==> run H <==
## logarithm
module logarithm #(
	parameter n = 16,
	parameter m = 24,
	parameter k = 5 ,
	parameter p = 24
) (
	input        clk  ,  
	input        reset,  
	input        start,
	input  [0:n] x    ,
	output [1:p] y    ,
	output reg   done
);
	reg [2:0] current_state;
	reg [2:0] next_state   ;
	wire      z_gt2        ;
	wire      i_positive   ;
	reg [2:0] sel_z        ;
	reg       load_z       ;
	reg       sel_i        ;
	reg       load_i       ;
	reg       shift_y      ;
	reg  [  m+1:0] z           ;
	wire [  m+1:0] trunc_square;
	wire [  m+1:0] trunc_div   ;
	wire [  m+1:0] z_input     ;
	reg  [  k-1:0] i           ;
	wire [  k-1:0] i_input     ;
	wire [  k-1:0] i_minus_1   ;
	reg  [    1:p] yy          ;
	wire [    m:0] mult_in     ;
	wire [2*m+1:0] mult_out    ;
	assign z_input = (sel_z == 2'd00) ?  {1'b0, x, {(m-n){1'd0}}} :
	(sel_z == 2'd01) ? 	trunc_square :
	trunc_div;
	assign mult_in     = z[m:0];
	assign mult_out     = mult_in * mult_in;
	assign trunc_square = mult_out[2*m+1:m];
	assign trunc_div    = {1'd0, z[m+1:1]};
	always @(posedge clk or negedge reset) begin : proc_z
		if(~reset) begin
			z <= 0;
		end else begin
			if (load_z == 1'b1)
				z <= z_input;
		end
	end
	assign i_input = sel_i ? i_minus_1 : p;
	assign i_minus_1 = i - 1;
	wire [15:0] binary_p = p;
	always @(posedge clk or negedge reset) begin : proc_i
		if(~reset) begin
			i <= 0;
		end else begin
			if (load_i == 1'b1)
				i <= i_input;
		end
	end
	always @(posedge clk or negedge reset) begin : proc_yy
		if(~reset) begin
			yy <= 0;
		end else begin
			if (shift_y == 1'b1)
				yy <= {yy[2:p], z[m+1]};
		end
	end
	always @(posedge clk or negedge reset) begin : proc_current_state
		if(~reset) begin
			current_state <= 0;
		end else begin
			current_state <= next_state;
		end
	end
	assign i_positive = i ? 1 : 0;
  ...
==> flow/config.mk <==
export PLATFORM = sky130hd
export DESIGN_NAME = logarithm
export DESIGN_NICKNAME = logarithm
export VERILOG_FILES = /design/flow/design.v
export SDC_FILE = /design/flow/constraint.sdc
export NUM_CORES = 4
export LEC_CHECK = 0
export ABC_AREA = 1
export CAP_MARGIN = 25
export CORE_ASPECT_RATIO = 0.95
export CORE_MARGIN = 2
export CORE_UTILIZATION = 27
export CTS_CLUSTER_DIAMETER = 370
export CTS_CLUSTER_SIZE = 78
export GPL_ROUTABILITY_DRIVEN = 0
export MAX_ROUTING_LAYER = met5
export PLACE_DENSITY_LB_ADDON = 0.17
export SETUP_SLACK_MARGIN = 1.27
export SLEW_MARGIN = 5
==> flow/constraint.sdc <==
create_clock -name core_clock -period 7.8 [get_ports {clk}]
set_input_delay 1.5600 -clock core_clock [delete_from_list [all_inputs] [get_ports {clk}]]
set_output_delay 1.5600 -clock core_clock [all_outputs]
set_load 0.01 [all_outputs]
run.sh (not shown) runs the stock make flow with config.mk's settings and CLKGATE_MAP_FILE=.
==> run G (differences from run H) <==
CAP_MARGIN = 20   (was 25)
CORE_ASPECT_RATIO = unset   (was 0.95)
CORE_UTILIZATION = 66   (was 27)
CTS_CLUSTER_DIAMETER = 44   (was 370)
CTS_CLUSTER_SIZE = 72   (was 78)
GPL_ROUTABILITY_DRIVEN = unset   (was 0)
HOLD_SLACK_MARGIN = 0.29   (was unset)
MAX_ROUTING_LAYER = unset   (was met5)
PLACE_DENSITY_LB_ADDON = unset   (was 0.17)
SETUP_SLACK_MARGIN = unset   (was 1.27)
SLEW_MARGIN = 20   (was 5)
==> flow/constraint.sdc (replaced) <==
create_clock -name core_clock -period 8.37 [get_ports {clk}]
set_input_delay 1.6740 -clock core_clock [delete_from_list [all_inputs] [get_ports {clk}]]
set_output_delay 1.6740 -clock core_clock [all_outputs]
set_load 0.01 [all_outputs]
==> run F (differences from run H) <==
ABC_AREA = unset   (was 1)
CAP_MARGIN = 15   (was 25)
CORE_ASPECT_RATIO = unset   (was 0.95)
CORE_UTILIZATION = 60   (was 27)
CTS_CLUSTER_DIAMETER = unset   (was 370)
CTS_CLUSTER_SIZE = 34   (was 78)
MAX_ROUTING_LAYER = unset   (was met5)
MIN_ROUTING_LAYER = met2   (was unset)
PLACE_DENSITY_LB_ADDON = unset   (was 0.17)
SETUP_SLACK_MARGIN = unset   (was 1.27)
SLEW_MARGIN = 25   (was 5)
==> flow/constraint.sdc (replaced) <==
create_clock -name core_clock -period 9.0 [get_ports {clk}]
set_input_delay 1.8000 -clock core_clock [delete_from_list [all_inputs] [get_ports {clk}]]
set_output_delay 1.8000 -clock core_clock [all_outputs]
set_load 0.01 [all_outputs]
==> run Z (differences from run H) <==
CAP_MARGIN = 20   (was 25)
CORE_ASPECT_RATIO = unset   (was 0.95)
CORE_UTILIZATION = 45   (was 27)
CTS_CLUSTER_DIAMETER = 160   (was 370)
CTS_CLUSTER_SIZE = 100   (was 78)
GPL_ROUTABILITY_DRIVEN = unset   (was 0)
MAX_ROUTING_LAYER = unset   (was met5)
PLACE_DENSITY_LB_ADDON = unset   (was 0.17)
SETUP_SLACK_MARGIN = unset   (was 1.27)
SLEW_MARGIN = 20   (was 5)
==> flow/constraint.sdc (replaced) <==
create_clock -name core_clock -period 9.0 [get_ports {clk}]
set_input_delay 1.8000 -clock core_clock [delete_from_list [all_inputs] [get_ports {clk}]]
set_output_delay 1.8000 -clock core_clock [all_outputs]
set_load 0.01 [all_outputs]
==> results <==
In sequential cell count, run Z and run G do not differ.
Final area, lowest first: run F, run G, run Z, run H.
Count of clock-buffer cells in the layout: run F is higher than run H (1).
Critical path depth: run Z is lower than run H (2).
The highest clock skew belongs to run Z, the lowest to run F.
Between run Z and run F, the lower hold slack is in run F (gap 0.016 ns).
Register-to-register slack: run Z > run H > run G > run F.
Of run H and run F, run F has the higher via count (gap 15%, measured against run F).
Between run H and run Z, the lower non-clock buffer count is in run Z (gap 68).
Wire length, lowest first: run F, run G, run Z, run H.
In synthesized cell count, run G and run H do not differ.
==> figures <==
quantity	run H	run F	run G	run Z
Outcome	finished clean	finished clean	finished clean	finished clean
Reg-to-Reg End	z[5]	z[21]	z[17]	z[19]
Core ar.	79700 um2	33300 um2	32500 um2	47600 um2
Wire length per cell after detailed routing	16.7 um	20.2 um	17.2 um	16.9 um
Area occupied by multi-input gates	16800 um2	15800 um2	16200 um2	16200 um2
GRT met2 Usage	0.275	0.574	0.598	0.428
Amount of wire on met2 after detailed routing	30900 um	26600 um	27000 um	28300 um
Total half-perimeter wirelength after legalization and detailed placement	54400 um	42400 um	46400 um	48200 um
Site Rows	101	67	66	80
First-pass iteration count of the detailed router	5	11	7	6
Max Fclk	0.157 GHz	0.125 GHz	0.139 GHz	0.139 GHz
Final antenna diode count	0	13	0	0
TAP cells	1081	448	442	615
Last weighted congestion value of the routability-driven placer	-	-	0.986	0.981
Critical Path RT	8.03 ns	9.22 ns	8.59 ns	9.26 ns
RSZ-0062 raised after global routing	true	false	false	false
Post-layout minimum cycle time	6.36 ns	8.01 ns	7.17 ns	7.21 ns
Number of instances in the synthesized netlist	2794	2182	2794	2794
Chip area line of the yosys report	21700 um2	20100 um2	21700 um2	21700 um2
Count of cells resized by post-cts repair	43	0	0	0


==> run a: inputs <==
==> flow/design.v <==
module logarithm #(
	parameter n = 16,
	parameter m = 24,
	parameter k = 5 ,
	parameter p = 24
) (
	input        clk  ,  
	input        reset,  
	input        start,
	input  [0:n] x    ,
	output [1:p] y    ,
	output reg   done
);
	reg [2:0] current_state;
	reg [2:0] next_state   ;
	wire      z_gt2        ;
	wire      i_positive   ;
	reg [2:0] sel_z        ;
	reg       load_z       ;
	reg       sel_i        ;
	reg       load_i       ;
	reg       shift_y      ;
	reg  [  m+1:0] z           ;
	wire [  m+1:0] trunc_square;
	wire [  m+1:0] trunc_div   ;
	wire [  m+1:0] z_input     ;
	reg  [  k-1:0] i           ;
	wire [  k-1:0] i_input     ;
	wire [  k-1:0] i_minus_1   ;
	reg  [    1:p] yy          ;
	wire [    m:0] mult_in     ;
	wire [2*m+1:0] mult_out    ;
	assign z_input = (sel_z == 2'd00) ?  {1'b0, x, {(m-n){1'd0}}} :
	(sel_z == 2'd01) ? 	trunc_square :
	trunc_div;
	assign mult_in     = z[m:0];
	assign mult_out     = mult_in * mult_in;
	assign trunc_square = mult_out[2*m+1:m];
	assign trunc_div    = {1'd0, z[m+1:1]};
	always @(posedge clk or negedge reset) begin : proc_z
		if(~reset) begin
			z <= 0;
		end else begin
			if (load_z == 1'b1)
				z <= z_input;
		end
	end
	assign i_input = sel_i ? i_minus_1 : p;
	assign i_minus_1 = i - 1;
	wire [15:0] binary_p = p;
	always @(posedge clk or negedge reset) begin : proc_i
		if(~reset) begin
			i <= 0;
		end else begin
			if (load_i == 1'b1)
				i <= i_input;
		end
	end
	always @(posedge clk or negedge reset) begin : proc_yy
		if(~reset) begin
			yy <= 0;
		end else begin
			if (shift_y == 1'b1)
				yy <= {yy[2:p], z[m+1]};
		end
	end
	always @(posedge clk or negedge reset) begin : proc_current_state
		if(~reset) begin
			current_state <= 0;
		end else begin
			current_state <= next_state;
		end
	end
	assign i_positive = i ? 1 : 0;
	assign z_gt2 = z[m+1];
	assign y = yy;
	always @(*) begin
		next_state = current_state;
		case (current_state)
			3'd0 : begin
				if (~start)
					next_state = 3'd1;
			end
			3'd1 : begin
				if (start)
					next_state = 3'd2;
			end
			3'd2 : begin
				next_state = 3'd3;
			end
			3'd3 : begin
				next_state = 3'd4;
			end
			3'd4 : begin
				if (z_gt2)
					next_state = 3'd5;
				else
					next_state = 3'd6;
			end
			3'd5 : begin
				next_state = 3'd6;
			end
			3'd6 : begin
				if (i_positive)
					next_state = 3'd3;
				else
					next_state = 3'd0;
			end
			default : next_state = 3'd0;
		endcase
	end
	always @(*) begin
		case (current_state)
			3'd0, 3'd1: begin
				sel_z   = 2'b00;
				load_z  = 1'b0;
				sel_i   = 1'b0;
				load_i  = 1'b0;
				shift_y = 1'b0;
				done    = 1'b1;
			end
			3'd2 : begin
				sel_z   = 2'b00;
				load_z  = 1'b1;
				sel_i   = 1'b0;
				load_i  = 1'b1;
				shift_y = 1'b0;
				done    = 1'b0;
			end
			3'd3 : begin
				sel_z   = 2'b01;
				load_z  = 1'b1;
				sel_i   = 1'b1;
				load_i  = 1'b1;
				shift_y = 1'b0;
				done    = 1'b0;
			end
			3'd4 : begin
				sel_z   = 2'b00;
				load_z  = 1'b0;
				sel_i   = 1'b0;
				load_i  = 1'b0;
				shift_y = 1'b1;
				done    = 1'b0;
			end
			3'd5 : begin
				sel_z   = 2'b10;
				load_z  = 1'b1;
				sel_i   = 1'b0;
				load_i  = 1'b0;
				shift_y = 1'b0;
				done    = 1'b0;
			end
			3'd6 : begin
				sel_z   = 2'b00;
				load_z  = 1'b0;
				sel_i   = 1'b0;
				load_i  = 1'b0;
				shift_y = 1'b0;
				done    = 1'b0;
			end
			default : begin
				sel_z   = 2'b00;
				load_z  = 1'b0;
				sel_i   = 1'b0;
				load_i  = 1'b0;
				shift_y = 1'b0;
				done    = 1'b0;
			end
		endcase
	end
endmodule
==> flow/run.sh <==
#!/bin/bash
# the make line also repeats each setting of config.mk as NAME=value (left out here)
make -C /OpenROAD-flow-scripts/flow DESIGN_CONFIG=/design/flow/config.mk WORK_HOME=/design/flow/orfs CLKGATE_MAP_FILE= finish
==> flow/config.mk <==
export PLATFORM = sky130hd
export DESIGN_NAME = logarithm
export DESIGN_NICKNAME = logarithm
export VERILOG_FILES = /design/flow/design.v
export SDC_FILE = /design/flow/constraint.sdc
export NUM_CORES = 4
export LEC_CHECK = 0
export CAP_MARGIN = 20
export CORE_MARGIN = 2
export CORE_UTILIZATION = 71
export CTS_CLUSTER_DIAMETER = 44
export CTS_CLUSTER_SIZE = 31
export PLACE_DENSITY = 0.65
export SLEW_MARGIN = 20
==> flow/constraint.sdc <==
create_clock -name core_clock -period 8.37 [get_ports {clk}]
set_input_delay 1.6740 -clock core_clock [delete_from_list [all_inputs] [get_ports {clk}]]
set_output_delay 1.6740 -clock core_clock [all_outputs]
set_load 0.01 [all_outputs]
==> run b (differences from run a) <==
==> flow/config.mk (replaced) <==
export PLATFORM = sky130hd
export DESIGN_NAME = logarithm
export DESIGN_NICKNAME = logarithm
export VERILOG_FILES = /design/flow/design.v
export SDC_FILE = /design/flow/constraint.sdc
export NUM_CORES = 4
export LEC_CHECK = 0
export CAP_MARGIN = 40
export CORE_MARGIN = 2
export CORE_UTILIZATION = 72
export PLACE_DENSITY_LB_ADDON = 0.0
export SLEW_MARGIN = 20
==> flow/constraint.sdc (replaced) <==
create_clock -name core_clock -period 6.93 [get_ports {clk}]
set_input_delay 1.3860 -clock core_clock [delete_from_list [all_inputs] [get_ports {clk}]]
set_output_delay 1.3860 -clock core_clock [all_outputs]
set_load 0.01 [all_outputs]
==> comparison <==
Run a ran to the end with no violations. Run b finished but fails on negative setup slack. Against run a, the clock skew of run b is higher by 4.8 ps. Against run b, the utilization of run a is lower by 11 points. Against run b, the via count of run a is smaller by 10%.


==> maple: inputs <==
Starts from the design.v that is shown in full above.
clock: 9.0 ns
lec_check: 0
abc_area: 0
cap_margin: 20
cell_pad_in_sites_global_placement: 2
core_margin: 2
core_utilization: 40
cts_cluster_diameter: 342
cts_cluster_size: 99
place_density_lb_addon: 0.3
slew_margin: 20
tns_end_percent: 10
==> pepper: changes against maple <==
==> flow/config.mk (replaced) <==
export PLATFORM = sky130hd
export DESIGN_NAME = logarithm
export DESIGN_NICKNAME = logarithm
export VERILOG_FILES = /design/flow/design.v
export SDC_FILE = /design/flow/constraint.sdc
export NUM_CORES = 4
export LEC_CHECK = 0
export ABC_AREA = 1
export CAP_MARGIN = 20
export CORE_MARGIN = 2
export CORE_UTILIZATION = 69
export CTS_CLUSTER_DIAMETER = 160
export CTS_CLUSTER_SIZE = 100
export HOLD_SLACK_MARGIN = 0.26
export SLEW_MARGIN = 20
export TNS_END_PERCENT = 5
==> notes <==
pepper passed the timing, design-rule and antenna checks. maple completed with no timing, DRC or antenna violations. In pepper the setup slack is higher than in maple, by 1.1 ns. In maple the cell count is lower than in pepper, by 9.9%. Between pepper and maple, the lower utilization is in maple (gap 31 points). In maple the wire length is lower than in pepper, by about 4%. Of pepper and maple, pepper has the higher critical path depth (gap 3). Between maple and pepper, the lower maximum frequency is in maple (gap 14%, measured against pepper). Clock skew is about the same in pepper and maple. Between pepper and maple, the lower die area is in pepper (gap 37%, measured against maple).


==> inputs of try-delta <==
// logarithm: RTL as listed in full above, without the edits since
clock: 5.6 ns
lec_check: 0
cap_margin: 20
core_margin: 2
core_utilization: 72
cts_cluster_size: 80
place_density_lb_addon: 0.0
setup_slack_margin: 1.63
slew_margin: 20
==> try-violet: changes against try-delta <==
Settings changed: CORE_UTILIZATION 72 to 40, CTS_CLUSTER_SIZE 80 to default, PLACE_DENSITY_LB_ADDON 0.0 to default, SETUP_SLACK_MARGIN 1.63 to default.
==> flow/constraint.sdc (replaced) <==
create_clock -name core_clock -period 8.17 [get_ports {clk}]
set_input_delay 1.6340 -clock core_clock [delete_from_list [all_inputs] [get_ports {clk}]]
set_output_delay 1.6340 -clock core_clock [all_outputs]
set_load 0.01 [all_outputs]
==> try-amber: changes against try-delta <==
Settings changed: CORE_UTILIZATION 72 to 69, CTS_CLUSTER_DIAMETER from default to 160, CTS_CLUSTER_SIZE 80 to 100, PLACE_DENSITY_LB_ADDON 0.0 to default, SETUP_SLACK_MARGIN 1.63 to default.
==> flow/constraint.sdc (replaced) <==
create_clock -name core_clock -period 9.0 [get_ports {clk}]
set_input_delay 1.8000 -clock core_clock [delete_from_list [all_inputs] [get_ports {clk}]]
set_output_delay 1.8000 -clock core_clock [all_outputs]
set_load 0.01 [all_outputs]
==> results <==
Reg2Reg Setup Slack: try-amber 1010 ps; try-violet 280 ps; try-delta -1880 ps
Result of the run: try-amber finished clean; try-violet finished clean; try-delta finished with violations
Reasons for failing layout checks: try-amber -; try-violet -; try-delta setup timing
Setup fix buffers added after clock tree synthesis: try-amber 0; try-violet 0; try-delta 28
Worst R2R Start: try-amber z[15]; try-violet z[17]; try-delta z[2]
Met2 Use GR: try-amber 61.40%; try-violet 35.14%; try-delta 73.23%
Post-Route M1 WL: try-amber 18,570 um; try-violet 21,820 um; try-delta 21,550 um
End of the worst register-to-register path: try-amber z[21]; try-violet z[21]; try-delta z[20]
Count of standard-cell rows: try-amber 62; try-violet 82; try-delta 61
Slew at the pin closest to its max-slew limit: try-amber 1181 ps; try-violet 1041 ps; try-delta 1130 ps
Sequential cell area share: try-amber 7.282%; try-violet 7.119%; try-delta 6.223%
Clock buffer count in the final layout: try-amber 11; try-violet 12; try-delta 10
Clock buffers and inverters, area share: try-amber 1.297%; try-violet 1.279%; try-delta 1.249%
Routed length on met3: try-amber 3485 um; try-violet 3193 um; try-delta 8378 um
